==> inputs of yarrow <==
==> flow/design.v <==
module enc_bundler(
	input wire 						bundling_features,
    input wire [617-1:0]	bits_to_bundle,
    output wire 					thresholded_bit
    );
	localparam integer ENCODING_BIT_THR = 6;
    logic [1:0] tree_add_lvl_0	[0:307];
    wire  [2:0] tree_add_lvl_1	[0:153];
    wire  [3:0] tree_add_lvl_2	[0:76];
    wire  [4:0] tree_add_lvl_3	[0:38];
    wire  [5:0] tree_add_lvl_4	[0:18];
    wire  [6:0] tree_add_lvl_5	[0:9];
    wire  [7:0] tree_add_lvl_6	[0:4];
    wire  [8:0] tree_add_lvl_7	[0:1];
    wire  [9:0] tree_add_lvl_8;
    wire  [9:0] accumulated_sum;
	always_comb begin
			for (int i = 0; i < 308; i++ ) begin
			  tree_add_lvl_0[i] = bits_to_bundle[2*i] + bits_to_bundle[(2*i)+1];
			end
	end
    for (genvar i = 0; i < 154; i++ ) begin
      assign tree_add_lvl_1[i] = tree_add_lvl_0[2*i] + tree_add_lvl_0[(2*i)+1];
    end
    for (genvar i = 0; i < 77; i++ ) begin
      assign tree_add_lvl_2[i] = tree_add_lvl_1[2*i] + tree_add_lvl_1[(2*i)+1];
    end
    for (genvar i = 0; i < 38; i++ ) begin
      assign tree_add_lvl_3[i] = tree_add_lvl_2[2*i] + tree_add_lvl_2[(2*i)+1];
    end
    assign tree_add_lvl_3[38] = tree_add_lvl_2[76] + bits_to_bundle[616];
    for (genvar i = 0; i < 19; i++ ) begin
      assign tree_add_lvl_4[i] = tree_add_lvl_3[2*i] + tree_add_lvl_3[(2*i)+1];
    end
    for (genvar i = 0; i < 9; i++ ) begin
      assign tree_add_lvl_5[i] = tree_add_lvl_4[2*i] + tree_add_lvl_4[(2*i)+1];
    end
    assign tree_add_lvl_5[9] = tree_add_lvl_4[18] + tree_add_lvl_3[38];
    for (genvar i = 0; i < 5; i++ ) begin
      assign tree_add_lvl_6[i] = tree_add_lvl_5[2*i] + tree_add_lvl_5[(2*i)+1];
    end
    for (genvar i = 0; i < 2; i++ ) begin
      assign tree_add_lvl_7[i] = tree_add_lvl_6[2*i] + tree_add_lvl_6[(2*i)+1];
    end
    assign tree_add_lvl_8 = tree_add_lvl_7[0] + tree_add_lvl_7[1];
    assign accumulated_sum = tree_add_lvl_8 + tree_add_lvl_6[4]; 
    assign thresholded_bit = (accumulated_sum > ENCODING_BIT_THR) ? 1'b1 : 1'b0;
endmodule  
module enc_bundler_top(
	input  wire 						clk,
	input  wire 						nrst,
	input  wire 						bundling_features,
	input  wire [617-1:0]	bits_to_bundle,
	output logic 						encoded_bit
	);
	wire thresholded_bit;
	enc_bundler ENC_BUNDLER(
		.bundling_features					(bundling_features),
		.bits_to_bundle						(bits_to_bundle),
		.thresholded_bit					(thresholded_bit)
	);
	always_ff @(posedge clk or negedge nrst) begin
		if (!nrst) begin
			encoded_bit <= 1'b0;
		end
		else if (bundling_features) begin
			encoded_bit <= thresholded_bit;
		end
		else begin
			encoded_bit <= encoded_bit;
		end
	end
endmodule
==> flow/run.sh <==
#!/bin/bash
# the make line also repeats each setting of config.mk as NAME=value (left out here)
make -C /OpenROAD-flow-scripts/flow DESIGN_CONFIG=/design/flow/config.mk WORK_HOME=/design/flow/orfs CLKGATE_MAP_FILE= finish
==> flow/config.mk <==
export PLATFORM = sky130hd
export DESIGN_NAME = enc_bundler_top
export DESIGN_NICKNAME = enc_bundler_top
export VERILOG_FILES = /design/flow/design.v
export SDC_FILE = /design/flow/constraint.sdc
export NUM_CORES = 4
export LEC_CHECK = 0
export CAP_MARGIN = 20
export CELL_PAD_IN_SITES_DETAIL_PLACEMENT = 1
export CELL_PAD_IN_SITES_GLOBAL_PLACEMENT = 1
export CORE_ASPECT_RATIO = 0.54
export CORE_MARGIN = 2
export CORE_UTILIZATION = 56
export CTS_CLUSTER_DIAMETER = 224
export GPL_ROUTABILITY_DRIVEN = 1
export GPL_TIMING_DRIVEN = 1
export MAX_ROUTING_LAYER = met5
export PLACE_DENSITY_LB_ADDON = 0.15
export SETUP_SLACK_MARGIN = 0.3
export SLEW_MARGIN = 40
export TNS_END_PERCENT = 95
==> flow/constraint.sdc <==
create_clock -name core_clock -period 12.5 [get_ports {clk}]
set_input_delay 2.5000 -clock core_clock [delete_from_list [all_inputs] [get_ports {clk}]]
set_output_delay 2.5000 -clock core_clock [all_outputs]
set_load 0.01 [all_outputs]
==> harbor (differences from yarrow) <==
==> flow/config.mk (replaced) <==
export PLATFORM = sky130hd
export DESIGN_NAME = enc_bundler_top
export DESIGN_NICKNAME = enc_bundler_top
export VERILOG_FILES = /design/flow/design.v
export SDC_FILE = /design/flow/constraint.sdc
export NUM_CORES = 4
export LEC_CHECK = 0
export CAP_MARGIN = 40
export CELL_PAD_IN_SITES_DETAIL_PLACEMENT = 1
export CELL_PAD_IN_SITES_GLOBAL_PLACEMENT = 3
export CORE_ASPECT_RATIO = 0.54
export CORE_MARGIN = 3
export CORE_UTILIZATION = 18
export CTS_CLUSTER_DIAMETER = 365
export CTS_CLUSTER_SIZE = 60
export GPL_ROUTABILITY_DRIVEN = 1
export GPL_TIMING_DRIVEN = 1
export MAX_ROUTING_LAYER = met4
export MIN_ROUTING_LAYER = met2
export PLACE_DENSITY_LB_ADDON = 0.15
export SETUP_SLACK_MARGIN = 0.3
export SLEW_MARGIN = 30
export TNS_END_PERCENT = 95
==> flow/constraint.sdc (replaced) <==
create_clock -name core_clock -period 12.9 [get_ports {clk}]
set_input_delay 2.5800 -clock core_clock [delete_from_list [all_inputs] [get_ports {clk}]]
set_output_delay 2.5800 -clock core_clock [all_outputs]
set_load 0.01 [all_outputs]
==> delta (differences from yarrow) <==
==> flow/config.mk (replaced) <==
export PLATFORM = sky130hd
export DESIGN_NAME = enc_bundler_top
export DESIGN_NICKNAME = enc_bundler_top
export VERILOG_FILES = /design/flow/design.v
export SDC_FILE = /design/flow/constraint.sdc
export NUM_CORES = 4
export LEC_CHECK = 0
export CAP_MARGIN = 20
export CELL_PAD_IN_SITES_GLOBAL_PLACEMENT = 1
export CORE_ASPECT_RATIO = 1.2
export CORE_MARGIN = 2
export CORE_UTILIZATION = 45
export CTS_CLUSTER_DIAMETER = 80
export CTS_CLUSTER_SIZE = 70
export GPL_ROUTABILITY_DRIVEN = 1
export GPL_TIMING_DRIVEN = 0
export MAX_ROUTING_LAYER = met5
export PLACE_DENSITY_LB_ADDON = 0.24
export SETUP_SLACK_MARGIN = -0.19
export SLEW_MARGIN = 20
export TNS_END_PERCENT = 10
==> summary of the runs <==
- Against harbor, the cell count of delta is smaller by 22%.
- In synthesized area, delta and harbor do not differ.
- In clock skew, harbor and delta do not differ.
- Synthesized cell count is the same in yarrow and harbor.
- The lowest die area belongs to yarrow, the highest to harbor.
- Critical path depth: delta is higher than harbor (2).
- yarrow failed in 3_3_place_gp on FLW-0024. delta completed with no timing, DRC or antenna violations. harbor completed with no timing, DRC or antenna violations.
- In harbor the global-route usage is lower than in delta, by 3.1 points.
- In delta the register-to-register slack is worse than in harbor, by 0.52 ns.
- Between delta and harbor, the lower utilization is in harbor (gap 37 points).
- In flip-flop count, harbor and delta do not differ.
- In delta the final area is lower than in harbor, by 4.2%.
==> figures <==
                                                                             yarrow                    delta                   harbor
Run status                                                 aborted with a tool error  timing/DRC/antenna clean  timing/DRC/antenna clean
Failing step                                                            3_3_place_gp                        -                        -
Core Region                                                              29500 sq um              36900 sq um              91600 sq um
Gate Area                                                                          -              13300 sq um              13300 sq um
Placed cell count                                                                  -                     2755                     3526
CP Launch Type                                                                     -               input port               input port
Area enclosed by the die boundary                                        31500 sq um              39000 sq um              97400 sq um
Cell row count                                                                    46                       77                       81
Startpoint of the most critical register-to-register path                          -  encoded_bit$_DFFE_PN0P_  encoded_bit$_DFFE_PN0P_
Top layer used by detailed routing                                                 -                     met5                     met4
Global route hottest layer                                                         -                     met2                     met3
Setup repair after global routing missed its margin                                -                       no                       no
Count of final hold-check violations                                               -                        0                        0
Height of the die                                                        131 microns              216 microns              231 microns
Initial antenna violation count                                                    -                        8                        1
Post-route DRC                                                                     -                        0                        0
Worst Setup End Kind                                                               -                     flop                     flop
Clock Latency Late Sink                                                            -                     0 ns                     0 ns
Max-cap violation count                                                            -                        0                        0
Number of endpoints failing setup at the final stage                               -                        0                        0
Hold Path Stages                                                                   -                        2                        2
Instance count on the critical path                                                -                       31                       29
